== north ==
==> flow/design.v (excerpt) <==
module accel_display(
	input 		          		clk,         
	input 		          		reset_n,
	input 		     [1:0]		SW,
	input 		          		data_update,
	input 		     [15:0]		data_x,
	input 		     [15:0]		data_y,
	output		     [7:0]		HEX0,
	output		     [7:0]		HEX1,
	output		     [7:0]		HEX2,
	output		     [7:0]		HEX3,
	output		reg  [3:0]		VGA_B,
	output		reg  [3:0]		VGA_G,
	output		reg          	VGA_HS,
	output		reg  [3:0]		VGA_R,
	output		reg          	VGA_VS
);
	wire [32:0] smooth_outx, smooth_outy;
	reg  [9:0] pixel_x1, pixel_x2; 
	wire [9:0] x1, x2;
	reg  [9:0] pixel_y1, pixel_y2;
	wire [9:0] y1, y2;
	reg  [7:0] addr;
	wire [11:0] colors;
	reg  [0:0] en;
	reg  [0:0] en_q;
	reg  [9:0] count;
	wire [9:0]  col, row;
	reg  [3:0]   red, green, blue;
	wire  h_sync, v_sync;
	wire  disp_ena;
	smoothFilter x_axis (.clock(clk), .reset_n(reset_n), .enable(VGA_HS), .select(SW[1:0]), .data_x(data_x), 
	                     .data_update(data_update), .smooth_out(smooth_outx));
	smoothFilter y_axis (.clock(clk), .reset_n(reset_n), .enable(VGA_VS), .select(SW[1:0]), .data_x(data_y), 
	                     .data_update(data_update), .smooth_out(smooth_outy));
	BCDconvert BCD_x (.bin(count), .nothing(1'b0), .sign(HEX3), 
	                  .hunBCD(HEX2), .tenBCD(HEX1), .oneBCD(HEX0));
	always @(posedge clk) begin
		if (disp_ena == 1'b1) begin
			VGA_R <= red;
			VGA_B <= blue;
			VGA_G <= green;
		end else begin
			VGA_R <= 4'd0;
			VGA_B <= 4'd0;
			VGA_G <= 4'd0;
		end
		VGA_HS <= h_sync;
		VGA_VS <= v_sync;
	end
	vga_controller control (.pixel_clk(clk), .reset_n(reset_n), .h_sync (h_sync),
                           .v_sync(v_sync), .disp_ena(disp_ena), .column(col), .row(row));
	ram  memory (.clock(clk), .address(addr) , .data_out(colors));
	assign x1 = 10'd311 + smooth_outx[9:0];
	assign x2 = 10'd326 + smooth_outx[9:0];
	assign y1 = 10'd231 + smooth_outy[9:0];
	assign y2 = 10'd246 + smooth_outy[9:0];
	always @(*) begin 
		pixel_x1 = x1;
		pixel_x2 = x2;
	end
	always @(*) begin
		if (y1[9] == 1'b1) begin
  ...
Settings: LEC_CHECK=0, ABC_AREA=0, CAP_MARGIN=20, CELL_PAD_IN_SITES_GLOBAL_PLACEMENT=2, CORE_MARGIN=10, CORE_UTILIZATION=69, CTS_CLUSTER_DIAMETER=59, GPL_ROUTABILITY_DRIVEN=0, GPL_TIMING_DRIVEN=0, MAX_ROUTING_LAYER=met5, PLACE_DENSITY_LB_ADDON=0.05, SETUP_SLACK_MARGIN=0.77, SLEW_MARGIN=20; clock period 26.9 ns.
run.sh (not shown) runs the stock make flow with config.mk's settings and CLKGATE_MAP_FILE=.
north: it failed with a tool error in 3_1_place_gp_skip_io, so there are no final results.
Input-level comparison between south and north:
==> flow/config.mk <==
export PLATFORM = sky130hd
export DESIGN_NAME = accel_display
export DESIGN_NICKNAME = accel_display
export VERILOG_FILES = /design/flow/design.v
export SDC_FILE = /design/flow/constraint.sdc
export NUM_CORES = 4
export LEC_CHECK = 0
export CAP_MARGIN = 20
export CORE_MARGIN = 2
export CORE_UTILIZATION = 40
export PLACE_DENSITY = 0.6
export SLEW_MARGIN = 20
==> flow/constraint.sdc <==
create_clock -name core_clock -period 20.0 [get_ports {clk}]
set_input_delay 4.0000 -clock core_clock [delete_from_list [all_inputs] [get_ports {clk}]]
set_output_delay 4.0000 -clock core_clock [all_outputs]
set_load 0.01 [all_outputs]
## What came out
In the summary table, north is marked failed, with error FLW-0024 raised in 3_1_place_gp_skip_io.
south | status: complete | timing, DRC, antenna: pass
Diff north -> south: distinct cell type count after synthesis closely matched the old numbers, core area increased by about 70% relative to the old numbers, area fraction in mux cells closely matched the old numbers, post-synthesis instance area closely matched the old numbers.
~same fraction of the mapped netlist area in simple logic gates in south and north
As far as yosys stat chip area goes, south and north are indistinguishable; the numbers are identical.
Re die boundary height: south is about 22% up on north.
Per the comparison of south with north, die size rose about 50%, standard-cell row count rose 32%, width of the die rose 22%.
Status: area fraction in compound gates parity (south, north)
Modified inputs, east compared to south
--- a/flow/config.mk
+++ b/flow/config.mk
@@ -7,0 +8 @@
+export ABC_AREA = 0
@@ -8,0 +10 @@
+export CELL_PAD_IN_SITES_GLOBAL_PLACEMENT = 3
@@ -10,2 +12,6 @@
-export CORE_UTILIZATION = 40
-export PLACE_DENSITY = 0.6
+export CORE_UTILIZATION = 33
+export CTS_CLUSTER_DIAMETER = 263
+export GPL_ROUTABILITY_DRIVEN = 1
+export HOLD_SLACK_MARGIN = -0.06
+export MIN_ROUTING_LAYER = met2
+export SETUP_SLACK_MARGIN = 1.95
@@ -12,0 +19 @@
+export TNS_END_PERCENT = 5
==> results <==
Relative to south, the measured slew at the worst slew-check pin of east is lower by 95 ps.
Looking at east and south, the part of the total power dissipated in combinational logic is a wash.
When east is set beside south, its final RePlAce weighted congestion turns out to be 0.016 smaller.
Side by side, average wire per cell in the routed design turned out higher in east than in south.
Compared with south, in east total power consumption of the routed design went up by 0.17 mW; area of the multi-input gates was more or less identical; multi-input combinational cell count was more or less identical.
Delta (east minus south): clock latency at the later pin of the worst-skew pair neither gained nor lost much, summed instance area of the synthesized netlist neither gained nor lost much, relative contribution of the clock network to total power picked up an extra 3.0 points, global-route total usage across every layer picked up an extra 8.4 points.
What west does differently from east at the input level:
==> flow/config.mk <==
export PLATFORM = sky130hd
export DESIGN_NAME = accel_display
export DESIGN_NICKNAME = accel_display
export VERILOG_FILES = /design/flow/design.v
export SDC_FILE = /design/flow/constraint.sdc
export NUM_CORES = 4
export LEC_CHECK = 0
export CAP_MARGIN = 20
export CORE_MARGIN = 2
export CORE_UTILIZATION = 40
export PLACE_DENSITY = 0.6
export SLEW_MARGIN = 20
==> flow/constraint.sdc <==
create_clock -name core_clock -period 11.1 [get_ports {clk}]
set_input_delay 2.2200 -clock core_clock [delete_from_list [all_inputs] [get_ports {clk}]]
set_output_delay 2.2200 -clock core_clock [all_outputs]
set_load 0.01 [all_outputs]
[summary]
west went all the way through synthesis, placement and routing and the layout is clean on timing, DRC and antenna.
Diff east -> west: average vias per placed instance fell by about 26%; met2 layer usage reported by global route moved down; multi-input logic portion of the cell area now smaller.
Diff east -> west: data required time of the critical path shrank by 7120 ps; number of setup buffers added after CTS grew by 36; sequential area share after synthesis held steady; cell area grew by about 7%.
Chip footprint was higher in the run labelled east.
Re share of synthesized cell area in and-or and or-and compound cells: no difference whatsoever between west and east.
Going from east to west, number of global-route vias before repair shows a reduction of 12800; sequential share of cell area shows a reduction of 1.7 points.

* * *

Starting RTL as in the previous note.
==> flow/design.v (excerpt) <==
module accel_display(
	input 		          		clk,         
	input 		          		reset_n,
	input 		     [1:0]		SW,
	input 		          		data_update,
	input 		     [15:0]		data_x,
	input 		     [15:0]		data_y,
	output		     [7:0]		HEX0,
	output		     [7:0]		HEX1,
	output		     [7:0]		HEX2,
	output		     [7:0]		HEX3,
	output		reg  [3:0]		VGA_B,
	output		reg  [3:0]		VGA_G,
	output		reg          	VGA_HS,
	output		reg  [3:0]		VGA_R,
	output		reg          	VGA_VS
);
==> flow/config.mk <==
export PLATFORM = sky130hd
export DESIGN_NAME = accel_display
export DESIGN_NICKNAME = accel_display
export VERILOG_FILES = /design/flow/design.v
export SDC_FILE = /design/flow/constraint.sdc
export NUM_CORES = 4
export LEC_CHECK = 0
export CAP_MARGIN = 20
export CORE_MARGIN = 2
export CORE_UTILIZATION = 70
export CTS_CLUSTER_DIAMETER = 221
export CTS_CLUSTER_SIZE = 14
export GPL_ROUTABILITY_DRIVEN = 1
export PLACE_DENSITY = 0.59
export SETUP_SLACK_MARGIN = 1.17
export SLEW_MARGIN = 10
export TNS_END_PERCENT = 95
==> flow/constraint.sdc <==
create_clock -name core_clock -period 10.9 [get_ports {clk}]
set_input_delay 2.1800 -clock core_clock [delete_from_list [all_inputs] [get_ports {clk}]]
set_output_delay 2.1800 -clock core_clock [all_outputs]
set_load 0.01 [all_outputs]
The baseline ran to the end with violations: setup timing.
Change:
==> flow/config.mk (replaced) <==
export PLATFORM = sky130hd
export DESIGN_NAME = accel_display
export DESIGN_NICKNAME = accel_display
export VERILOG_FILES = /design/flow/design.v
export SDC_FILE = /design/flow/constraint.sdc
export NUM_CORES = 4
export LEC_CHECK = 0
export CAP_MARGIN = 20
export CORE_MARGIN = 2
export CORE_UTILIZATION = 64
export PLACE_DENSITY = 0.6
export SLEW_MARGIN = 20
==> flow/constraint.sdc (replaced) <==
create_clock -name core_clock -period 12.4 [get_ports {clk}]
set_input_delay 2.4800 -clock core_clock [delete_from_list [all_inputs] [get_ports {clk}]]
set_output_delay 2.4800 -clock core_clock [all_outputs]
set_load 0.01 [all_outputs]
Now the flow ran to the end with no violations.
Worst setup slack gains 1.3 ns.
Final area shrinks by 6.7%.
Synthesized area is unchanged.
Final cell count shrinks by 3.5%.
Global-route usage shrinks by 6.7 points.
Synthesized cell count stays the same.
Hold slack stays flat.

* * *

## v5
accel_display again, from the RTL that the note above started with.
Settings: LEC_CHECK=0, ABC_AREA=1, CAP_MARGIN=20, CORE_MARGIN=2, CORE_UTILIZATION=71, CTS_CLUSTER_DIAMETER=238, CTS_CLUSTER_SIZE=15, HOLD_SLACK_MARGIN=0.29, PLACE_DENSITY=0.6, SLEW_MARGIN=20; clock period 9.77 ns.
v5: complete, dirty (negative setup slack)
> inputs changed (v5 -> v21)
# v5
export LEC_CHECK = 0
export ABC_AREA = 1
export CAP_MARGIN = 20
export CORE_MARGIN = 2
export CORE_UTILIZATION = 71
export CTS_CLUSTER_DIAMETER = 238
export CTS_CLUSTER_SIZE = 15
export HOLD_SLACK_MARGIN = 0.29
export PLACE_DENSITY = 0.6
export SLEW_MARGIN = 20
create_clock -name core_clock -period 9.77 [get_ports {clk}]
# v21
export LEC_CHECK = 0
export CAP_MARGIN = 20
export CORE_MARGIN = 2
export CORE_UTILIZATION = 62
export PLACE_DENSITY = 0.6
export SLEW_MARGIN = 20
create_clock -name core_clock -period 8.34 [get_ports {clk}]
Notes after the runs:
- Global-route wire length before repair on v21 is up relative to v5.
- v21 vs v5, startpoint of the worst setup timing path: y_axis.shiftreg[0] vs y_axis.shiftreg[17]
- Compared with v5, v21 shows floorplan row count higher by 5.
- Of v21 and v5, the run reporting the lower instance count after placement with tap cells included was v21.
- Measured against v5, the power density over the cells of v21 comes out at 0.44 times the reference value.
- The routed wire length of v21 is higher than that of v5.
- On xor-xnor portion of the synthesized cell area, the higher figure sits with v21, not v5.
- Sort v21 and v5 by critical path depth desc -> top: v5
- In v21 the implementation ran to completion but is not tape-out ready, as the final checks report negative setup slack.
- Ratio of final minimum period to clock period in v21 is 24 points above v5.
- Looking at top power consumer group, the clock result is from v21; the combinational cells one comes from v5.
No activity file was given, so power comes from the tool's default toggle rates.
